==> run a <==
==> flow/design.v <==
module ALU(
  input         clock,
                reset,
                io_flush_valid,
                io_FU_input_valid,
  input  [6:0]  io_FU_input_bits_decoded_instruction_PRD,
  input         io_FU_input_bits_decoded_instruction_RD_valid,
  input  [20:0] io_FU_input_bits_decoded_instruction_IMM,
  input  [2:0]  io_FU_input_bits_decoded_instruction_FUNCT3,
  input  [1:0]  io_FU_input_bits_decoded_instruction_packet_index,
  input  [5:0]  io_FU_input_bits_decoded_instruction_ROB_index,
  input  [3:0]  io_FU_input_bits_decoded_instruction_MOB_index,
  input  [4:0]  io_FU_input_bits_decoded_instruction_instructionType,
  input         io_FU_input_bits_decoded_instruction_needs_ALU,
                io_FU_input_bits_decoded_instruction_needs_branch_unit,
                io_FU_input_bits_decoded_instruction_SUBTRACT,
                io_FU_input_bits_decoded_instruction_MULTIPLY,
                io_FU_input_bits_decoded_instruction_FENCE,
                io_FU_input_bits_decoded_instruction_IS_IMM,
  input  [31:0] io_FU_input_bits_RS1_data,
                io_FU_input_bits_RS2_data,
                io_FU_input_bits_fetch_PC,
  output        io_FU_output_valid,
  output [6:0]  io_FU_output_bits_PRD,
  output [31:0] io_FU_output_bits_RD_data,
  output        io_FU_output_bits_RD_valid,
  output [31:0] io_FU_output_bits_fetch_PC,
  output [3:0]  io_FU_output_bits_MOB_index,
  output [5:0]  io_FU_output_bits_ROB_index,
  output [1:0]  io_FU_output_bits_fetch_packet_index
);
  wire [31:0] RS1_signed = io_FU_input_bits_RS1_data;
  wire [31:0] RS1_unsigned = io_FU_input_bits_RS1_data;
  wire [31:0] instruction_PC =
    io_FU_input_bits_fetch_PC
    + {28'h0, io_FU_input_bits_decoded_instruction_packet_index, 2'h0};
  reg  [31:0] arithmetic_result;
  wire [31:0] IMM_signed =
    {{19{io_FU_input_bits_decoded_instruction_IMM[12]}},
     io_FU_input_bits_decoded_instruction_IMM[12:0]};
  wire [31:0] operand2_unsigned =
    io_FU_input_bits_decoded_instruction_IS_IMM ? IMM_signed : io_FU_input_bits_RS2_data;
  wire [4:0]  shamt = operand2_unsigned[4:0];
  wire        _REMU_T = io_FU_input_bits_decoded_instruction_instructionType == 5'hC;
  wire        _SLTU_T_1 = io_FU_input_bits_decoded_instruction_instructionType == 5'h4;
  wire        _BEQ_T = io_FU_input_bits_decoded_instruction_FUNCT3 == 3'h0;
  wire        ADD =
    (_REMU_T | _SLTU_T_1) & _BEQ_T & ~io_FU_input_bits_decoded_instruction_MULTIPLY
    & ~io_FU_input_bits_decoded_instruction_SUBTRACT;
  wire        SUB =
    (_REMU_T | _SLTU_T_1) & _BEQ_T & ~io_FU_input_bits_decoded_instruction_MULTIPLY
    & io_FU_input_bits_decoded_instruction_SUBTRACT;
  wire        SLL =
    (_REMU_T | _SLTU_T_1) & io_FU_input_bits_decoded_instruction_FUNCT3 == 3'h1
    & ~io_FU_input_bits_decoded_instruction_MULTIPLY;
  wire        _BGE_T = io_FU_input_bits_decoded_instruction_FUNCT3 == 3'h5;
  wire        SRL =
    (_REMU_T | _SLTU_T_1) & _BGE_T & ~io_FU_input_bits_decoded_instruction_MULTIPLY
    & ~io_FU_input_bits_decoded_instruction_SUBTRACT;
  wire        SRA =
    (_REMU_T | _SLTU_T_1) & _BGE_T & ~io_FU_input_bits_decoded_instruction_MULTIPLY
    & io_FU_input_bits_decoded_instruction_SUBTRACT;
  wire        AUIPC =
    io_FU_input_bits_decoded_instruction_instructionType == 5'h5
    & ~io_FU_input_bits_decoded_instruction_MULTIPLY;
  wire        ALU_input_valid =
    io_FU_input_valid & io_FU_input_bits_decoded_instruction_needs_ALU;
  wire        branch_unit_input_valid =
    io_FU_input_valid & io_FU_input_bits_decoded_instruction_needs_branch_unit;
  wire        mult_unit_input_valid =
    io_FU_input_valid & io_FU_input_bits_decoded_instruction_MULTIPLY;
  reg         io_FU_output_valid_REG;
  wire [31:0] add_result = RS1_unsigned + operand2_unsigned;
  wire [31:0] sub_result = RS1_unsigned - operand2_unsigned;
  wire [31:0] _GEN = {27'h0, shamt};
  wire [31:0] sra_result = $signed($signed(RS1_signed) >>> _GEN);
  wire [62:0] _sll_result_T = {31'h0, RS1_unsigned} << shamt;
  reg  [31:0] io_FU_output_bits_fetch_PC_REG;
  reg  [1:0]  io_FU_output_bits_fetch_packet_index_REG;
  reg  [6:0]  io_FU_output_bits_PRD_REG;
  reg         io_FU_output_bits_RD_valid_REG;
  reg  [3:0]  io_FU_output_bits_MOB_index_REG;
  reg  [5:0]  io_FU_output_bits_ROB_index_REG;
  always @(posedge clock) begin
    if (reset)
      arithmetic_result <= 32'h0;
    else begin
      arithmetic_result <=
        ADD
          ? add_result
          : SUB
              ? sub_result
              : (_REMU_T | _SLTU_T_1)
                & io_FU_input_bits_decoded_instruction_FUNCT3 == 3'h4
                & ~io_FU_input_bits_decoded_instruction_MULTIPLY
                  ? RS1_unsigned ^ operand2_unsigned
                  : (_REMU_T | _SLTU_T_1)
                    & io_FU_input_bits_decoded_instruction_FUNCT3 == 3'h6
                    & ~io_FU_input_bits_decoded_instruction_MULTIPLY
                      ? RS1_unsigned | operand2_unsigned
                      : (_REMU_T | _SLTU_T_1)
                        & (&io_FU_input_bits_decoded_instruction_FUNCT3)
                        & ~io_FU_input_bits_decoded_instruction_MULTIPLY
                          ? RS1_unsigned & operand2_unsigned
                          : SLL
                              ? _sll_result_T[31:0]
                              : SRL
                                  ? RS1_unsigned >> _GEN
                                  : SRA
                                      ? sra_result
                                      : (_REMU_T | _SLTU_T_1)
                                        & io_FU_input_bits_decoded_instruction_FUNCT3 == 3'h2
                                        & ~io_FU_input_bits_decoded_instruction_MULTIPLY
                                          ? {31'h0,
                                             $signed(RS1_signed) < $signed(io_FU_input_bits_decoded_instruction_IS_IMM
                                                                             ? IMM_signed
                                                                             : io_FU_input_bits_RS2_data)}
                                          : (_REMU_T | _SLTU_T_1)
                                            & io_FU_input_bits_decoded_instruction_FUNCT3 == 3'h3
                                            & ~io_FU_input_bits_decoded_instruction_MULTIPLY
                                              ? {31'h0, RS1_unsigned < operand2_unsigned}
                                              : io_FU_input_bits_decoded_instruction_instructionType == 5'hD
                                                & ~io_FU_input_bits_decoded_instruction_MULTIPLY
                                                  ? {io_FU_input_bits_decoded_instruction_IMM[19:0],
                                                     12'h0}
                                                  : 32'h0;
    end
    io_FU_output_valid_REG <=
      ALU_input_valid & ~io_flush_valid | io_FU_input_bits_decoded_instruction_FENCE;
    io_FU_output_bits_fetch_PC_REG <= io_FU_input_bits_fetch_PC;
    io_FU_output_bits_fetch_packet_index_REG <=
      io_FU_input_bits_decoded_instruction_packet_index;
    io_FU_output_bits_PRD_REG <= io_FU_input_bits_decoded_instruction_PRD;
    io_FU_output_bits_RD_valid_REG <= io_FU_input_bits_decoded_instruction_RD_valid;
    io_FU_output_bits_MOB_index_REG <= io_FU_input_bits_decoded_instruction_MOB_index;
    io_FU_output_bits_ROB_index_REG <= io_FU_input_bits_decoded_instruction_ROB_index;
  end  
  assign io_FU_output_valid = io_FU_output_valid_REG & ~io_flush_valid;
  assign io_FU_output_bits_PRD = io_FU_output_bits_PRD_REG;
  assign io_FU_output_bits_RD_data = arithmetic_result;
  assign io_FU_output_bits_RD_valid = io_FU_output_bits_RD_valid_REG;
  assign io_FU_output_bits_fetch_PC = io_FU_output_bits_fetch_PC_REG;
  assign io_FU_output_bits_MOB_index = io_FU_output_bits_MOB_index_REG;
  assign io_FU_output_bits_ROB_index = io_FU_output_bits_ROB_index_REG;
  assign io_FU_output_bits_fetch_packet_index = io_FU_output_bits_fetch_packet_index_REG;
endmodule
==> flow/run.sh <==
#!/bin/bash
# the make line also repeats each setting of config.mk as NAME=value (left out here)
make -C /OpenROAD-flow-scripts/flow DESIGN_CONFIG=/design/flow/config.mk WORK_HOME=/design/flow/orfs CLKGATE_MAP_FILE= finish
==> flow/config.mk <==
export PLATFORM = sky130hd
export DESIGN_NAME = ALU
export DESIGN_NICKNAME = ALU
export VERILOG_FILES = /design/flow/design.v
export SDC_FILE = /design/flow/constraint.sdc
export NUM_CORES = 4
export LEC_CHECK = 0
export ABC_AREA = 1
export CAP_MARGIN = 20
export CORE_ASPECT_RATIO = 0.5
export CORE_MARGIN = 2
export CORE_UTILIZATION = 58
export CTS_CLUSTER_DIAMETER = 382
export CTS_CLUSTER_SIZE = 20
export SETUP_SLACK_MARGIN = -0.6
export SLEW_MARGIN = 20
export TNS_END_PERCENT = 5
==> flow/constraint.sdc <==
create_clock -name core_clock -period 6.0 [get_ports {clock}]
set_input_delay 1.2000 -clock core_clock [delete_from_list [all_inputs] [get_ports {clock}]]
set_output_delay 1.2000 -clock core_clock [all_outputs]
set_load 0.01 [all_outputs]
==> inputs of run b, as changes to run a <==
ABC_AREA = unset   (was 1)
CORE_ASPECT_RATIO = unset   (was 0.5)
CORE_UTILIZATION = 43   (was 58)
CTS_CLUSTER_DIAMETER = unset   (was 382)
CTS_CLUSTER_SIZE = 84   (was 20)
GPL_ROUTABILITY_DRIVEN = 0   (was unset)
GPL_TIMING_DRIVEN = 0   (was unset)
MIN_ROUTING_LAYER = met1   (was unset)
PLACE_DENSITY_LB_ADDON = 0.01   (was unset)
SETUP_SLACK_MARGIN = -0.07   (was -0.6)
SLEW_MARGIN = 15   (was 20)
TNS_END_PERCENT = 35   (was 5)
==> flow/constraint.sdc (replaced) <==
create_clock -name core_clock -period 3.05 [get_ports {clock}]
set_input_delay 0.6100 -clock core_clock [delete_from_list [all_inputs] [get_ports {clock}]]
set_output_delay 0.6100 -clock core_clock [all_outputs]
set_load 0.01 [all_outputs]
==> inputs of run c, as changes to run a <==
CORE_ASPECT_RATIO = unset   (was 0.5)
CORE_UTILIZATION = 52   (was 58)
CTS_CLUSTER_DIAMETER = 371   (was 382)
CTS_CLUSTER_SIZE = 95   (was 20)
PLACE_DENSITY = 0.42   (was unset)
SETUP_SLACK_MARGIN = unset   (was -0.6)
TNS_END_PERCENT = 35   (was 5)
==> flow/constraint.sdc (replaced) <==
create_clock -name core_clock -period 3.07 [get_ports {clock}]
set_input_delay 0.6140 -clock core_clock [delete_from_list [all_inputs] [get_ports {clock}]]
set_output_delay 0.6140 -clock core_clock [all_outputs]
set_load 0.01 [all_outputs]
==> results.cfg <==
; yosys + openroad results
[timing]
fin_ws_ns = -0.697
setup_viol = 32
period_needed_ns = 3.75

[run]
cap_violations = 0

[detailed_routing]
wire_per_inst_um = 27.9
diodes = 0

[setup_path]
crit_chain = clkdlybuf4s50_1, or4b_1, buf_2, nor3_4, nand2_1, a211oi_1, nor4_2, a221oi_2, buf_4, or2_1, nand3_1, a21oi_1

[global_routing]
grt_antenna_before_repair = 1

[outcome]
status = failed layout checks
so_faults = negative setup slack

[clocking]
cts_tree = built

[placement]
placed_area_um2 = 14300

[power]
p_comb_frac = 0.562

[final_layout]
fill_cells = 2209
[end of results for run b]
==> results.cfg <==
; yosys + openroad results
[detailed_routing]
wire_per_inst_um = 21.0
diodes = 1

[clocking]
cts_tree = built

[final_layout]
fill_cells = 1922

[timing]
setup_viol = 0
fin_ws_ns = 0.597

[power]
switchingPower_mw = 1.05
ir_drop_v = 0.000153

[outcome]
status = no timing/DRC/antenna violations

[global_routing]
grt_antenna_before_repair = 1

[placement]
placed_area_um2 = 14500

[logic_synthesis]
logic_family = simple AND/OR/NAND/NOR gates
[end of results for run a]
==> results.cfg <==
; implementation run metrics
[outcome]
status = aborted with a tool error
lastStage = global routing
stop_error = [ERROR GRT-0232] Routing congestion too high. Check the congestion heatmap in the GUI.

[placement]
placed_area_um2 = 18000

[logic_synthesis]
yosys_cells = 2182
yosys.area.top_type_share = 0.182
ys_top_cells_by_count = nand2_1, nand3_1, inv_1, nor2_1, a21oi_1
synth_cells = 2182

[floorplanning]
ioPinCount = 240
die_y_um = 156

[global_routing]
overflow = 15
met1_usage = 0.756
grt_use_met3 = 0.598
grt_use_met2 = 0.889

[clocking]
root_buffer = clkbuf_16
[end of results for run c]
